Setup of run 1:
Design v_tile, start of the top module:
module v_tile #(
    parameter width = 16,  
    parameter num_inputs = 4,  
    parameter num_regs = 16,  
    parameter total_inputs = num_inputs + num_inputs  
) (
    input wire clk,
    input wire reset,
    input wire on_off,  
    input wire write_en1,  
    output wire write_rdy1,
    input wire [num_inputs*width-1:0] w_data_in1,  
    output wire write_ack1,
    input wire write_en2,  
    output wire write_rdy2,
    input wire [num_inputs*width-1:0] w_data_in2,  
    output wire write_ack2,
    input wire write_en3,  
    output wire write_rdy3,
    input wire [width-1:0] w_data_in3,
    output wire write_ack3,
    output wire [num_inputs*width-1:0] adder_outputs,  
    output wire [3:0] dest_info,
    output wire adder_ack
);
Size: roughly 1500 cells after synthesis, about 220 flip-flops, ~230 I/O pins, ~12000 um^2 of cells after synthesis.
clock: 2.42 ns
lec_check: 0
cap_margin: 20
core_margin: 2
core_utilization: 58
max_routing_layer: met4
slew_margin: 20
tns_end_percent: 55
run.sh (not shown) runs the stock make flow with config.mk's settings and CLKGATE_MAP_FILE=.
The flow ended early for run 1: it failed with a tool error in 5_1_grt.
Inputs modified between run 1 and run 2:
# run 1
export LEC_CHECK = 0
export CAP_MARGIN = 20
export CORE_MARGIN = 2
export CORE_UTILIZATION = 58
export MAX_ROUTING_LAYER = met4
export SLEW_MARGIN = 20
export TNS_END_PERCENT = 55
create_clock -name core_clock -period 2.42 [get_ports {clk}]
# run 2
export LEC_CHECK = 0
export CAP_MARGIN = 20
export CORE_MARGIN = 2
export CORE_UTILIZATION = 58
export SETUP_SLACK_MARGIN = -0.22
export SLEW_MARGIN = 20
create_clock -name core_clock -period 2.97 [get_ports {clk}]
Results
- Summary of run 2 over run 1: total clock buffers created by CTS went up by 4.3%; tally of unique sky130hd cells used after synthesis was more or less identical; post-CTS setup repair buffer count went down by 39.
- Completing all stages was not enough for run 2: its layout failed the final checks because of setup timing.
[inputs] run 3 vs run 2
# run 2
export LEC_CHECK = 0
export CAP_MARGIN = 20
export CORE_MARGIN = 2
export CORE_UTILIZATION = 58
export SETUP_SLACK_MARGIN = -0.22
export SLEW_MARGIN = 20
create_clock -name core_clock -period 2.97 [get_ports {clk}]
# run 3
export LEC_CHECK = 0
export CAP_MARGIN = 20
export CORE_MARGIN = 2
export CORE_UTILIZATION = 59
export SETUP_SLACK_MARGIN = 0.51
export SLEW_MARGIN = 20
create_clock -name core_clock -period 2.97 [get_ports {clk}]
Findings:
- Tool error GRT-0232 stopped run 3 during 5_1_grt; no final results.
- The die used by run 3 is smaller than the one used by run 2.
- Core utilization before placement is lower on run 2
- [compare] base=run 2 new=run 3: area inside the core boundary shrank by about 1%, placement-stage worst setup slack moved up, HPWL reported at the end of detailed placement shows an increase of 0.92%, number of sinks handled by clock tree synthesis held, number of resized instances in the post-cts repair step went up 98.

========
Starting RTL as in the previous note.
clock: 7.45 ns
lec_check: 0
cap_margin: 0
cell_pad_in_sites_detail_placement: 0
cell_pad_in_sites_global_placement: 3
core_margin: 7
core_utilization: 65
cts_cluster_diameter: 213
cts_cluster_size: 90
gpl_routability_driven: 1
max_routing_layer: met5
place_density_lb_addon: 0.23
setup_slack_margin: -0.37
slew_margin: 40
tns_end_percent: 45
The baseline never finished: it broke off in global placement without I/O (3_1_place_gp_skip_io).
Rerun with:
Settings changed: ABC_AREA set to 1, CAP_MARGIN 0 to 20, CELL_PAD_IN_SITES_GLOBAL_PLACEMENT 3 to unset, CORE_UTILIZATION 65 to 70, CTS_CLUSTER_DIAMETER 213 to unset, GPL_ROUTABILITY_DRIVEN 1 to unset, PLACE_DENSITY_LB_ADDON 0.23 to unset, SETUP_SLACK_MARGIN -0.37 to unset.
Clock period 7.45 ns to 5.92 ns, I/O delays scaled along.
Outcome: The new run finished with timing, DRC and antenna clean. Die size falls by about 3.7%. Synthesized cell count is higher by 23%. Area after synthesis grows by about 3.3%.
Rerun with:
Settings changed: ABC_AREA 1 to unset, CELL_PAD_IN_SITES_DETAIL_PLACEMENT 0 to unset, CORE_MARGIN 7 to 2, CORE_UTILIZATION 70 to 60, CTS_CLUSTER_SIZE 90 to unset, MAX_ROUTING_LAYER met5 to unset, SLEW_MARGIN 40 to 20, TNS_END_PERCENT 45 to 55.
Clock period 5.92 ns to 3.63 ns, I/O delays scaled along.
=> The new run ran to the end with violations: setup timing. Area after synthesis fell by about 3.2%. Wire length rises by 7.5%. Die area goes down by about 2.4%. Flip-flop count does not change. Total power rose by 64%.
Rerun with:
Settings changed: CORE_UTILIZATION 60 to 40, TNS_END_PERCENT 55 to unset.
Clock period 3.63 ns to 4.35 ns, I/O delays scaled along.
- Now the flow finished with timing, DRC and antenna clean
- wire length fell by about a fifth
- worst hold slack gets worse by 33 ps
- setup slack is better by 240 ps
- first-iteration DRC count is lower by well over a third
- utilization fell by 33 points
- cell count rose by a few percent
- clock power barely changes
- synthesized cell count stays the same
- non-clock buffer count goes down by 57

========
== try-zinc ==
Starting RTL as in the previous note.
make LEC_CHECK=0 ABC_AREA=1 CAP_MARGIN=20 CORE_MARGIN=2 CORE_UTILIZATION=67 CTS_CLUSTER_DIAMETER=372 CTS_CLUSTER_SIZE=95 PLACE_DENSITY=0.37 SLEW_MARGIN=20 TNS_END_PERCENT=10 finish   # period 2.44 ns
try-zinc: it failed during global routing (5_1_grt), and the tool reported GRT-0232.
The following lists how try-indigo was set up differently from try-zinc:
- a deleted PLACE_DENSITY that had been 0.37
- a change of TNS_END_PERCENT from 10 to 55
- a change of CORE_UTILIZATION from 67 to 53
- a deleted CTS_CLUSTER_SIZE that had been 95
- a deleted CTS_CLUSTER_DIAMETER that had been 372
- a deleted ABC_AREA that had been 1
Findings:
- | try-indigo | all stages done | FAIL | setup timing |
- Diff try-zinc -> try-indigo: area of the mapped netlist went down; mux cell area share after synthesis went up; number of distinct library cells after synthesis went up; count of instantiated cells in the yosys netlist went down; synthesized cell count went down.
- [try-indigo] average size of a mapped cell rose about 20% relative to try-zinc
- Measured against each other, try-zinc and try-indigo differ in chip area in the Yosys report, the higher figure coming from try-zinc.
[inputs] try-violet vs try-indigo
- CTS_CLUSTER_SIZE now 94, previously not set
- CORE_UTILIZATION now 30, was 53
- MIN_ROUTING_LAYER now met2, previously not set
- TNS_END_PERCENT no longer set, was 55
- the clock period (ns, I/O delays scaled along) now 4.5, was 2.44
Findings:
Status: synthesized area parity (try-violet, try-indigo). Number of core rows, try-violet vs try-indigo: up by more than a quarter. Relative to try-indigo, the worst-margin pin slew of try-violet is higher by 0.25 ns. Both conditions hold for try-violet: the flow ran to the end and the final layout passed the timing, design-rule and antenna checks. On power consumed by combinational cells, the higher figure sits with try-indigo, not try-violet. In the tables for try-indigo and try-violet, clock power share reads lower with try-indigo.
The following lists how try-fjord was set up differently from try-violet:
- a change of CORE_MARGIN from 2 to 5
- an added GPL_ROUTABILITY_DRIVEN of 0
- a deleted CTS_CLUSTER_SIZE that had been 94
- an added ABC_AREA of 1
- a change of CORE_UTILIZATION from 30 to 40
Results
Of try-fjord and try-violet, try-fjord shows the higher count of cells along the worst register-to-register path, with try-violet below it. try-violet has lower global-route met3 utilization than try-fjord. Looking at final cell area excluding filler cells across both flows, try-fjord is the stronger of the two, with try-violet trailing.
#### Input delta (try-juniper over try-fjord)
- a deleted MIN_ROUTING_LAYER that had been met2
- a deleted GPL_ROUTABILITY_DRIVEN that had been 0
- a change of CORE_MARGIN from 5 to 2
- a change of CORE_UTILIZATION from 40 to 15
- a deleted ABC_AREA that had been 1
- a change of the clock period (ns, I/O delays scaled along) from 4.5 to 4.35
### Flow results
- try-fjord → try-juniper: part of the total power dissipated in the clock network saw an increase, number of standard cells after synthesis saw a decrease.
- Post-route fraction of the period consumed by the critical path | try-juniper above try-fjord
- The cell area after technology mapping of try-juniper is lower than that of try-fjord.
- try-juniper -> try-fjord: number of buffers inserted by post-CTS setup repair delta 0, exact match
- Taking try-fjord as the reference, in try-juniper power went up 460 µW; chip area from the yosys synthesis statistics went down about 3.2%; sum of routed wire length over all layers went up 21%; xor and xnor fraction of the mapped netlist area went up 4.5 points.
- In summary, try-fjord completed successfully, with a layout that passed the timing, design-rule and antenna checks.
- try-juniper: flow completed, timing, DRC and antenna clean

========
Setup of P:
Starting RTL as in the previous note.
export LEC_CHECK = 0
export CAP_MARGIN = 20
export CORE_MARGIN = 2
export CORE_UTILIZATION = 30
export CTS_CLUSTER_SIZE = 94
export MIN_ROUTING_LAYER = met2
export PLACE_DENSITY = 0.46
export SETUP_SLACK_MARGIN = 1.13
export SLEW_MARGIN = 20
create_clock -name core_clock -period 4.5 [get_ports {clk}]
Inputs modified between P and Q:
- removing SETUP_SLACK_MARGIN (formerly 1.13)
- removing MIN_ROUTING_LAYER (formerly met2)
- removing CTS_CLUSTER_SIZE (formerly 94)
- changing CORE_UTILIZATION from 30 to 64
- removing PLACE_DENSITY (formerly 0.46)
- changing the clock period (ns, I/O delays scaled along) from 4.5 to 6.63
--- outcome ---
From P to Q the numbers moved as follows: power share of the combinational group now sits lower; routed wire length moved down; inverter tally of the final layout excluding the clock network closely matched the old numbers; number of global-route vias before repair has decreased. On Q: overall power of the completed layout is about 40% lower than what P gave. Summary of Q over P: area of the die dropped 52%, sequential share of layout area climbed 5.8 points. Lower global routing usage on met3 was reported by Q, not P.
The inputs of R differ from those of Q as listed below.
- CORE_UTILIZATION changed from 64 to 58
- SETUP_SLACK_MARGIN newly set to 0.88
- TNS_END_PERCENT newly set to 50
- the clock period (ns, I/O delays scaled along) changed from 6.63 to 2.97
==> comparison <==
R -> stages 100% | layout checks FAIL | negative setup slack
The run with more routed wire is R, not Q.
The design area in R was higher than what Q gave.
R vs Q: final count of negative-setup-slack endpoints up in R
What S does differently from R at the input level:
- setting CTS_CLUSTER_DIAMETER to 376 for the first time
- setting CTS_CLUSTER_SIZE to 95 for the first time
- changing TNS_END_PERCENT from 50 to 10
- setting ABC_AREA to 1 for the first time
- removing SETUP_SLACK_MARGIN (formerly 0.88)
- changing CORE_UTILIZATION from 58 to 72
- changing the clock period (ns, I/O delays scaled along) from 2.97 to 2.71
Findings:
FAIL for each of S and R
R ran in full, but the layout does not pass; the checks complain about negative setup slack.
S gives more half-perimeter wire length of the detailed placement result than R did.
Diff R -> S: die height moved down, synthesized area moved up, post-synthesis share of cell area spent on xor and xnor gates has decreased.
Measured against each other, S and R differ in number of placement rows, the lower figure coming from S.
Summary: with R as the reference, standard cell area after detailed placement in S moved down slightly.
Count of placed standard cells including taps of S exceeds that of R by more than 10%.
S against R: cell count listed in synth_stat.txt has increased; floorplan die area decreased 0.0035 mm^2.
Power is estimated from default activity; no workload was simulated.
